Setup of red:
==> flow/design.v <==
module sort_top (
  input             clk,
  input      [31:0] a, b, c, d, e, f,
  output reg [31:0] m, n, o, p, q, r
);
  reg  [31:0] a_q, b_q, c_q, d_q, e_q, f_q;
  wire [31:0] m_w, n_w, o_w, p_w, q_w, r_w;
  always @(posedge clk) begin
    a_q <= a; b_q <= b; c_q <= c; d_q <= d; e_q <= e; f_q <= f;
    m <= m_w; n <= n_w; o <= o_w; p <= p_w; q <= q_w; r <= r_w;
  end
  sort u_sort (
    .a(a_q), .b(b_q), .c(c_q), .d(d_q), .e(e_q), .f(f_q),
    .m(m_w), .n(n_w), .o(o_w), .p(p_w), .q(q_w), .r(r_w)
  );
endmodule

module sort(
  input [31:0]a,b,c,d,e,f,
  output reg [31:0]m,n,o,p,q,r);
  reg [31:0]mem[5:0];
  reg [31:0]t;
  always@(*)
    begin
      mem[0]=a;
      mem[1]=b;
      mem[2]=c;
      mem[3]=d;
      mem[4]=e;
      mem[5]=f;
      for(int i=0;i<6;i++)
        begin
          for(int j=0;j<5;j++)
            begin
              if(mem[j]<mem[j+1])
                begin
                  t = mem[j];
                  mem[j]=mem[j+1];
                  mem[j+1]=t;
                end
            end
        end
      m=mem[0];
      n=mem[1];
      o=mem[2];
      p=mem[3];
      q=mem[4];
      r=mem[5];
    end
endmodule
Settings: LEC_CHECK=0, CAP_MARGIN=20, CORE_MARGIN=2, CORE_UTILIZATION=57, SETUP_SLACK_MARGIN=5.0, SLEW_MARGIN=0, TNS_END_PERCENT=5; clock period 49.0 ns.
run.sh (not shown) runs the stock make flow with config.mk's settings and CLKGATE_MAP_FILE=.
red did not finish; the tool stopped in 5_1_grt with error GRT-0232.
Input-level comparison between blue and red:
# red
export LEC_CHECK = 0
export CAP_MARGIN = 20
export CORE_MARGIN = 2
export CORE_UTILIZATION = 57
export SETUP_SLACK_MARGIN = 5.0
export SLEW_MARGIN = 0
export TNS_END_PERCENT = 5
create_clock -name core_clock -period 49.0 [get_ports {clk}]
# blue
export LEC_CHECK = 0
export CAP_MARGIN = 20
export CORE_MARGIN = 2
export CORE_UTILIZATION = 57
export SETUP_SLACK_MARGIN = -2.0
export SLEW_MARGIN = 20
create_clock -name core_clock -period 38.3 [get_ports {clk}]
red did not finish: a tool error stopped it during 5_1_grt. The log for blue ends in 5_1_grt with error GRT-0116, so the run never completed. When blue is set beside red, its total cell area at the placement stage turns out to be about 20% larger. From red to blue, count of different cell masters after synthesis did not move at all. For maximum clock insertion buffer count, red and blue come out practically identical. Comparing red against blue, there is no change at all in count of instantiated cells in the yosys netlist. Diff red..blue | gate count after technology mapping | unchanged.

Starts from the design.v that is shown in full above.
clock: 44.0 ns
lec_check: 0
abc_area: 0
cap_margin: 20
cell_pad_in_sites_detail_placement: 0
cell_pad_in_sites_global_placement: 2
core_margin: 2
core_utilization: 40
cts_cluster_diameter: 300
cts_cluster_size: 10
max_routing_layer: met5
min_routing_layer: met2
place_density_lb_addon: 0.18
slew_margin: 20
tns_end_percent: 70
The first run never finished: it broke off in 5_1_grt.
Rerun with:
==> flow/config.mk (replaced) <==
export PLATFORM = sky130hd
export DESIGN_NAME = sort_top
export DESIGN_NICKNAME = sort_top
export VERILOG_FILES = /design/flow/design.v
export SDC_FILE = /design/flow/constraint.sdc
export NUM_CORES = 4
export LEC_CHECK = 0
export ABC_AREA = 0
export CAP_MARGIN = 20
export CELL_PAD_IN_SITES_DETAIL_PLACEMENT = 2
export CORE_ASPECT_RATIO = 0.91
export CORE_MARGIN = 6
export CORE_UTILIZATION = 40
export CTS_CLUSTER_DIAMETER = 156
export GPL_TIMING_DRIVEN = 0
export MIN_ROUTING_LAYER = met2
export PLACE_DENSITY_LB_ADDON = 0.03
export SLEW_MARGIN = 20
Result: With this change the flow aborted during 4_1_cts; die size went up by a few percent; synthesized cell count stays the same; area after synthesis stays the same.
Rerun with:
--- a/flow/config.mk
+++ b/flow/config.mk
@@ -8 +8 @@
-export ABC_AREA = 0
+export ABC_AREA = 1
@@ -11,2 +11 @@
-export CORE_ASPECT_RATIO = 0.91
-export CORE_MARGIN = 6
+export CORE_MARGIN = 2
@@ -14,2 +13,2 @@
-export CTS_CLUSTER_DIAMETER = 156
-export GPL_TIMING_DRIVEN = 0
+export CTS_CLUSTER_DIAMETER = 300
+export MAX_ROUTING_LAYER = met4
@@ -17 +16 @@
-export PLACE_DENSITY_LB_ADDON = 0.03
+export PLACE_DENSITY_LB_ADDON = 0.18
What happened: Now the flow aborted during 3_5_place_dp. Synthesized area goes down by 5.4%. Synthesized cell count went up by 7.5%. Die area shrinks by 9.4%.
Rerun with:
==> flow/config.mk (replaced) <==
export PLATFORM = sky130hd
export DESIGN_NAME = sort_top
export DESIGN_NICKNAME = sort_top
export VERILOG_FILES = /design/flow/design.v
export SDC_FILE = /design/flow/constraint.sdc
export NUM_CORES = 4
export LEC_CHECK = 0
export CAP_MARGIN = 20
export CORE_MARGIN = 2
export CORE_UTILIZATION = 17
export SLEW_MARGIN = 20
==> flow/constraint.sdc (replaced) <==
create_clock -name core_clock -period 54.2 [get_ports {clk}]
set_input_delay 10.8400 -clock core_clock [delete_from_list [all_inputs] [get_ports {clk}]]
set_output_delay 10.8400 -clock core_clock [all_outputs]
set_load 0.01 [all_outputs]
What happened:
- The new run went through all stages and came out clean
- synthesized area rises by a few percent
- die area rises by well over a third
- synthesized cell count falls by a few percent

## build 60
Starts from the design.v that is shown in full above.
Settings: LEC_CHECK=0, CAP_MARGIN=20, CORE_MARGIN=2, CORE_UTILIZATION=58, CTS_CLUSTER_DIAMETER=39, CTS_CLUSTER_SIZE=100, SLEW_MARGIN=20, TNS_END_PERCENT=5; clock period 44.0 ns.
Build 60 never completed, since it errored out during global routing.
Setup changes, build 60 to build 79
Settings: CELL_PAD_IN_SITES_DETAIL_PLACEMENT newly set to 2; GPL_TIMING_DRIVEN newly set to 1; TNS_END_PERCENT removed (was 5); CTS_CLUSTER_SIZE removed (was 100); MIN_ROUTING_LAYER newly set to met2; CAP_MARGIN changed from 20 to 0; ABC_AREA newly set to 0; CORE_ASPECT_RATIO newly set to 0.91; PLACE_DENSITY_LB_ADDON newly set to 0.03; CORE_UTILIZATION changed from 58 to 70; CORE_MARGIN changed from 2 to 6; CTS_CLUSTER_DIAMETER changed from 39 to 156.
--- outcome ---
Build 79 is listed as incomplete: the tool reported an error in detailed placement and the run ended there. Average footprint of a synthesized cell: build 60 vs build 79, no meaningful difference. Build 79 against build 60: vertical die size dropped about 10%; area enclosed by the die boundary went down 11,000 um2; placeable core region lost about 18%; placer congestion estimate went up; synthesized-area fraction occupied by ao, oa, aoi and oai cells was more or less identical. [build 79] horizontal extent of the die fell 1.9% relative to build 60. Of build 60 and build 79, the run reporting the higher starting density of the core was build 79.
Inputs modified between build 79 and build 78:
Settings: swapping 70 for 40 in CORE_UTILIZATION; swapping 0 for 1 in ABC_AREA; clearing CORE_ASPECT_RATIO, which used to be 0.91; clearing MIN_ROUTING_LAYER, which used to be met2; clearing GPL_TIMING_DRIVEN, which used to be 1; clearing CTS_CLUSTER_DIAMETER, which used to be 156; swapping 0 for 20 in CAP_MARGIN; clearing PLACE_DENSITY_LB_ADDON, which used to be 0.03.
Results
None of the runs build 78 and build 79 ends with a clean layout. Build 78 did not finish; a tool error ended it in detailed placement. Row placeable core region: build 78 higher / build 79 lower. Comparing build 78 and build 79, AND-OR/OR-AND share of the synthesized area is higher on build 79. Build 78 ends up with a row count that is 35% higher than in build 79. The post-synthesis chip area from yosys reported for build 78 is smaller than that of build 79 by 2800 um2. Diff build 79 -> build 78 | mean area per synthesized cell | down by more than 10%. Build 78 ended up with a higher synthesized cell count than build 79 did. Build 78 vs build 79, core utilization at floorplan went down by 31 points. Fraction of synthesis flops using an asynchronous set or reset pin: build 79 vs build 78 identical. Note that the total die area recorded for build 78 amounts to 1.6 times the value seen in build 79. Across both runs, tally of unique sky130hd cells used after synthesis was lower for build 78 than for build 79.
Changes in build 10 relative to build 78:
Settings: swapping 6 for 2 in CORE_MARGIN; clearing ABC_AREA, which used to be 1; clearing CELL_PAD_IN_SITES_DETAIL_PLACEMENT, which used to be 2.
## What came out
Build 10: no failed stages, no open violations at the end. Multiplexer share of the synthesized area was lower in the run labelled build 78. Post-synthesis compound-gate area fraction up 1.7 points in build 10 wrt build 78. Relative to build 78, weighted congestion at the end of routability-driven global placement has increased by about 0.6% in build 10. In the flow results for build 10 and build 78, the cell count listed in synth_stat.txt is smaller on build 10. [diff] die area, build 10 relative to build 78: regression.
## Diff of input files: build 66 against build 10
Settings: putting MAX_ROUTING_LAYER at met4 where nothing was set; putting PLACE_DENSITY_LB_ADDON at 0.18 where nothing was set; putting ABC_AREA at 1 where nothing was set; putting MIN_ROUTING_LAYER at met2 where nothing was set.
Findings:
Run status, build 66: aborted in global routing, error GRT-0116. From build 10 to build 66 the numbers moved as follows: number of cells after detailed placement has decreased; cell count after synthesis higher; buffer levels on the longest clock path level. Taking build 10 over build 66, the core outline area ratio works out to 1.05. Tally of buffers added on design ports essentially unchanged between build 66 and build 10. In build 66 the routability congestion estimate from global placement turned out about 15% higher than in build 10. From build 10 to build 66 the numbers moved as follows: area figure in the yosys stat output shrank by 5.4%; horizontal die dimension shrank by 2.7%; simple-gate share of the synthesized area grew by 8.8 points; area of the chip shrank by 7000 um2.

// sort_top: RTL as listed in full above, without the edits since
Settings: LEC_CHECK=0, CAP_MARGIN=20, CORE_MARGIN=2, CORE_UTILIZATION=58, SLEW_MARGIN=20; clock period 18.7 ns.
The starting point never finished: it broke off in clock tree synthesis.
Rerun with:
- ABC_AREA: not set -> 1
- CTS_CLUSTER_DIAMETER: not set -> 381
- MAX_ROUTING_LAYER: not set -> met4
- SETUP_SLACK_MARGIN: not set -> -1.91
- TNS_END_PERCENT: not set -> 5
- clock period: 18.7 -> 24.0 ns (I/O delays scaled with it)
Now the flow never finished: it broke off in global routing (GRT-0116). Synthesized cell count goes up by a little under a tenth. Synthesized area goes down by a few percent. Die size goes down by a few percent.
Rerun with:
- ABC_AREA: 1 -> not set
- CORE_UTILIZATION: 58 -> 66
- CTS_CLUSTER_DIAMETER: 381 -> not set
- MAX_ROUTING_LAYER: met4 -> not set
- SETUP_SLACK_MARGIN: -1.91 -> not set
- TNS_END_PERCENT: 5 -> not set
- clock period: 24.0 -> 14.7 ns (I/O delays scaled with it)
Result:
- This time the run never finished: it broke off in detailed placement (DPL-0038)
- die size drops by 7.0%
- synthesized area climbs by 5.7%
- synthesized cell count drops by 7.0%
Rerun with:
- CORE_UTILIZATION: 66 -> 57
- SETUP_SLACK_MARGIN: not set -> 5.0
- clock period: 14.7 -> 38.2 ns (I/O delays scaled with it)
Effect: With this change the flow stopped in global routing. Die size rises by about a fifth. Synthesized cell count does not change. Area after synthesis stays the same.
